==> flow/design.v <==
module InputProcessor (
    input clk,               
    input [2:0] switches,    
    input confirm_key1,       
input confirm_key2,
    input reset_key,       
    output reg [2:0] column, 
    output reg confirm1,       
output reg confirm2,
    output reg reset        
);
    always @(posedge clk) begin
        column <= switches; 
    end
    always @(posedge clk) begin
        confirm1 <= !confirm_key1; 
	confirm2 <= !confirm_key2;
        reset <= !reset_key;      
    end
endmodule
module gameLogic(
    input clk,
    input reset,
    input [2:0] column,
    input player,
    input confirm_move,
    output reg [1:0] win,
    output reg [1:0] winner
);
    reg [83:0] grid;
    reg [83:0] grid_next;
    reg token_placed;
    reg confirm_prev;
    reg [1:0] win_next;
    wire [1:0] token = player ? 2'b01 : 2'b10;
    wire place = confirm_move && !confirm_prev;
    integer i, j;
function automatic [1:0] checkWin(input [83:0] g, input [1:0] playerToken);
    integer col, row, count, i;
begin
    checkWin = 2'b00;
    for (row = 0; row < 6; row = row + 1) begin
        count = 0;
        for (col = 0; col < 7; col = col + 1) begin
            if (g[(col*6+row)*2 +: 2] == playerToken) begin
                count = count + 1;
                if (count == 4) begin
                    checkWin = 2'b01;
                end
            end else count = 0;
        end
    end
    for (col = 0; col < 7; col = col + 1) begin
        count = 0;
        for (row = 0; row < 6; row = row + 1) begin
            if (g[(col*6+row)*2 +: 2] == playerToken) begin
                count = count + 1;
                if (count == 4) begin
                    checkWin = 2'b01;
                end
            end else count = 0;
        end
    end
    for (row = 0; row < 3; row = row + 1) begin
        for (col = 0; col < 4; col = col + 1) begin
            count = 0;
            for (i = 0; i < 4; i = i + 1) begin
                if (g[((col+i)*6+(row+i))*2 +: 2] == playerToken) begin
                    count = count + 1;
                    if (count == 4) begin
                        checkWin = 2'b01;
                    end
                end else count = 0;
            end
        end
    end
    for (row = 3; row < 6; row = row + 1) begin
        for (col = 0; col < 4; col = col + 1) begin
            count = 0;
            for (i = 0; i < 4; i = i + 1) begin
                if (g[((col+i)*6+(row-i))*2 +: 2] == playerToken) begin
                    count = count + 1;
                    if (count == 4) begin
                        checkWin = 2'b01;
                    end
                end else count = 0;
            end
        end
    end
end
endfunction
    always @* begin
        grid_next = grid;
        token_placed = 0;
        for (i = 0; i < 7; i = i + 1) begin
            if (column == i) begin
                for (j = 0; j < 6; j = j + 1) begin
                    if (!token_placed && grid[(i*6+j)*2 +: 2] == 2'b00) begin
                        grid_next[(i*6+j)*2 +: 2] = token;
                        token_placed = 1;
                    end
                end
            end
        end
        win_next = checkWin(grid_next, token);
    end
    always @(posedge clk) begin
        confirm_prev <= confirm_move;
    end
    always @(posedge clk or posedge reset) begin
        if (reset) begin
            grid <= 84'd0;
            win <= 2'b00;
            winner <= 2'b00;
        end else if (place && token_placed) begin
            grid <= grid_next;
            win <= win_next;
            winner <= win_next[0] ? token : 2'b00;
        end
    end
endmodule
module control(
    input clk,                 
    input reset,               
    input [2:0] column_select, 
    input confirm_move1,
    input confirm_move2,       
    output reg [1:0] current_player, 
    output reg game_over,      
	 output [1:0] winner
);
    parameter IDLE_STATE = 3'b000,
              PLAYER1_TURN = 3'b001,
              PLAYER2_TURN = 3'b010,
              CHECK_MOVE = 3'b011,
				  win_state = 3'b100;
    reg [2:0] state; 
wire confirm_move = (current_player==2'b01)?confirm_move1:confirm_move2;
    wire [1:0]win;
    gameLogic game_logic(
        .clk(clk),
        .reset(reset),
        .column(column_select),
        .player(current_player == 2'b01), 
        .confirm_move(confirm_move),
        .win(win),
		  .winner(winner)
    );
    always @(posedge clk or posedge reset) begin
        if (reset) begin
            state <= IDLE_STATE;
            current_player <= 2'b01;  
            game_over <= 0;
        end
        else begin
            case (state)
                IDLE_STATE: begin
                    if (confirm_move) begin
                        state <= CHECK_MOVE;
                    end
                end
                PLAYER1_TURN: begin
                    if (confirm_move) begin
                        state <= CHECK_MOVE;
                    end
                end
                PLAYER2_TURN: begin
                    if (confirm_move) begin
                        state <= CHECK_MOVE;
                    end
                end
                CHECK_MOVE: begin
                    if (win) begin
                        state <= win_state; 
                    end else begin
                        current_player <= (current_player == 2'b01) ? 2'b10 : 2'b01;
                        state <= (current_player == 2'b01) ? PLAYER1_TURN : PLAYER2_TURN;
                    end
                end
					 win_state: begin
					 game_over <= 1; 
					 end
                default: state <= IDLE_STATE;
            endcase
        end
    end
endmodule
module TopLevelModule(
    input clk,                    
    input [2:0] switches,        
    input confirm_key1,   
input confirm_key2,     
    input reset_key,            
    output [1:0] player_led,     
    output [1:0] winner_led           
);
    wire [2:0] column_select;
    wire confirm_move1;
wire confirm_move2;
    wire reset_game;
    wire [1:0] current_player;
    wire game_over;
    InputProcessor input_proc(
        .clk(clk),
        .switches(switches),
        .confirm_key1(confirm_key1),
        .confirm_key2(confirm_key2),
        .reset_key(reset_key),
        .column(column_select),
        .confirm1(confirm_move1),
.confirm2(confirm_move2),
        .reset(reset_game)
    );
    control control_unit(
        .clk(clk),
        .reset(reset_game),
        .column_select(column_select),
        .confirm_move1(confirm_move1),
        .confirm_move2(confirm_move2),
        .current_player(current_player),
        .game_over(game_over), .winner(winner_led)
    );
    assign player_led = current_player;
endmodule
make LEC_CHECK=0 CAP_MARGIN=0 CELL_PAD_IN_SITES_DETAIL_PLACEMENT=0 CORE_ASPECT_RATIO=1.15 CORE_MARGIN=2 CORE_UTILIZATION=72 CTS_CLUSTER_DIAMETER=359 CTS_CLUSTER_SIZE=32 GPL_ROUTABILITY_DRIVEN=1 GPL_TIMING_DRIVEN=1 HOLD_SLACK_MARGIN=0.29 MAX_ROUTING_LAYER=met5 PLACE_DENSITY=0.66 SLEW_MARGIN=35 finish   # period 4.28 ns
run.sh (not shown) runs the stock make flow with config.mk's settings and CLKGATE_MAP_FILE=.
The baseline completed, yet does not pass: setup timing.
Rerun with:
- ABC_AREA: default -> 1
- CELL_PAD_IN_SITES_DETAIL_PLACEMENT: 0 -> default
- CORE_ASPECT_RATIO: 1.15 -> default
- CTS_CLUSTER_DIAMETER: 359 -> 365
- CTS_CLUSTER_SIZE: 32 -> 14
- GPL_ROUTABILITY_DRIVEN: 1 -> default
- GPL_TIMING_DRIVEN: 1 -> default
- HOLD_SLACK_MARGIN: 0.29 -> default
- MAX_ROUTING_LAYER: met5 -> default
- PLACE_DENSITY: 0.66 -> 0.37
- SLEW_MARGIN: 35 -> 20
- clock period: 4.28 -> 4.35 ns (I/O delays scaled with it)
The changed run ran to the end with violations: setup timing.
Worst setup slack is worse by 0.073 ns.
Via count falls by about 5%.
Count of clock-buffer cells in the layout rises by 1.
Final cell count rises by 22%.
Sequential power falls by about 20%.
Hold slack is worse by 0.057 ns.
Clock skew rises by 0.0054 ns.
Rerun with:
- ABC_AREA: 1 -> default
- CAP_MARGIN: 0 -> 20
- CORE_UTILIZATION: 72 -> 53
- CTS_CLUSTER_DIAMETER: 365 -> default
- CTS_CLUSTER_SIZE: 14 -> default
- PLACE_DENSITY: 0.37 -> default
- clock period: 4.35 -> 5.73 ns (I/O delays scaled with it)
With this change the flow completed with no timing, DRC or antenna violations.
Via count went down by 14%.
Global-route usage falls by 4.9 points.
Core utilization drops by 31 points.
Count of clock-buffer cells in the layout came out lower by 1.
Synthesized cell count came out lower by 21%.
Routed wire length rises by 2.6%.
Worst setup slack gets better by 0.87 ns.
Sequential share of layout area increases by 3.0 points.
Hold slack improved by 0.050 ns.
Combinational power went down by 25%.
Rerun with:
- CORE_UTILIZATION: 53 -> 59
- clock period: 5.73 -> 11.4 ns (I/O delays scaled with it)
=>
- count of clock-buffer cells in the layout does not change
- sequential power goes down by well over a third
- area after synthesis is unchanged
- power goes down by well over a third
- cell area goes down slightly
- clock skew hardly moves
- sequential cell count stays the same
- worst setup slack is better by 5.3 ns
- worst hold slack is worse by 0.037 ns
- first-iteration DRC count goes up by well over a third
- wire length goes down by a few percent

// TopLevelModule: RTL as listed in full above, without the edits since
==> flow/config.mk <==
export PLATFORM = sky130hd
export DESIGN_NAME = TopLevelModule
export DESIGN_NICKNAME = TopLevelModule
export VERILOG_FILES = /design/flow/design.v
export SDC_FILE = /design/flow/constraint.sdc
export NUM_CORES = 4
export LEC_CHECK = 0
export ABC_AREA = 1
export CAP_MARGIN = 20
export CORE_MARGIN = 2
export CORE_UTILIZATION = 72
export CTS_CLUSTER_DIAMETER = 353
export CTS_CLUSTER_SIZE = 22
export PLACE_DENSITY = 0.66
export SETUP_SLACK_MARGIN = 1.2
export SLEW_MARGIN = 20
==> flow/constraint.sdc <==
create_clock -name core_clock -period 4.56 [get_ports {clk}]
set_input_delay 0.9120 -clock core_clock [delete_from_list [all_inputs] [get_ports {clk}]]
set_output_delay 0.9120 -clock core_clock [all_outputs]
set_load 0.01 [all_outputs]
The starting point finished with negative setup slack left.
==> next run, changes <==
ABC_AREA = default   (was 1)
CORE_UTILIZATION = 70   (was 72)
CTS_CLUSTER_DIAMETER = default   (was 353)
CTS_CLUSTER_SIZE = default   (was 22)
PLACE_DENSITY = default   (was 0.66)
SETUP_SLACK_MARGIN = default   (was 1.2)
clock period = 8.22 ns   (was 4.56 ns; I/O delays follow)
This time the run completed with no timing, DRC or antenna violations. Setup slack gets better by 3200 ps. Design area decreases by 14%. Area after synthesis decreases by about 0.7%. Cell count decreases by about 25%. Via count decreases by about 17%. Power decreases by 44%. Sequential cell count stays the same. Core utilization decreases by 15 points.
==> next run, changes <==
ABC_AREA = 1   (was default)
CTS_CLUSTER_SIZE = 78   (was default)
PLACE_DENSITY = 0.65   (was default)
clock period = 3.91 ns   (was 8.22 ns; I/O delays follow)
The new run died in 5_1_grt.
Die size increases by 0.71%.
Synthesized cell count came out higher by 27%.
Area after synthesis rose by 0.73%.
==> next run, changes <==
CORE_UTILIZATION = 72   (was 70)
CTS_CLUSTER_SIZE = 73   (was 78)
PLACE_DENSITY = 0.66   (was 0.65)
clock period = 4.56 ns   (was 3.91 ns; I/O delays follow)
Effect: Now the flow ran to the end with violations: negative setup slack; area after synthesis stays the same; synthesized cell count does not change; die size is lower by 2.7%.
==> next run, changes <==
CTS_CLUSTER_DIAMETER = 362   (was default)
CTS_CLUSTER_SIZE = 28   (was 73)
SETUP_SLACK_MARGIN = 1.28   (was default)
clock period = 4.41 ns   (was 4.56 ns; I/O delays follow)
What happened:
- With this change the flow never finished: it broke off in 5_1_grt on GRT-0232
- die area is unchanged
- synthesized area stays the same
- synthesized cell count stays the same
==> next run, changes <==
ABC_AREA = default   (was 1)
CORE_UTILIZATION = 16   (was 72)
CTS_CLUSTER_DIAMETER = default   (was 362)
CTS_CLUSTER_SIZE = default   (was 28)
PLACE_DENSITY = default   (was 0.66)
SETUP_SLACK_MARGIN = default   (was 1.28)
clock period = 13.4 ns   (was 4.41 ns; I/O delays follow)
=>
- The new run finished clean
- synthesized area went down slightly
- synthesized cell count is lower by about a fifth
- die area increases to 4.3 times its value
No activity file was given, so power comes from the tool's default toggle rates.
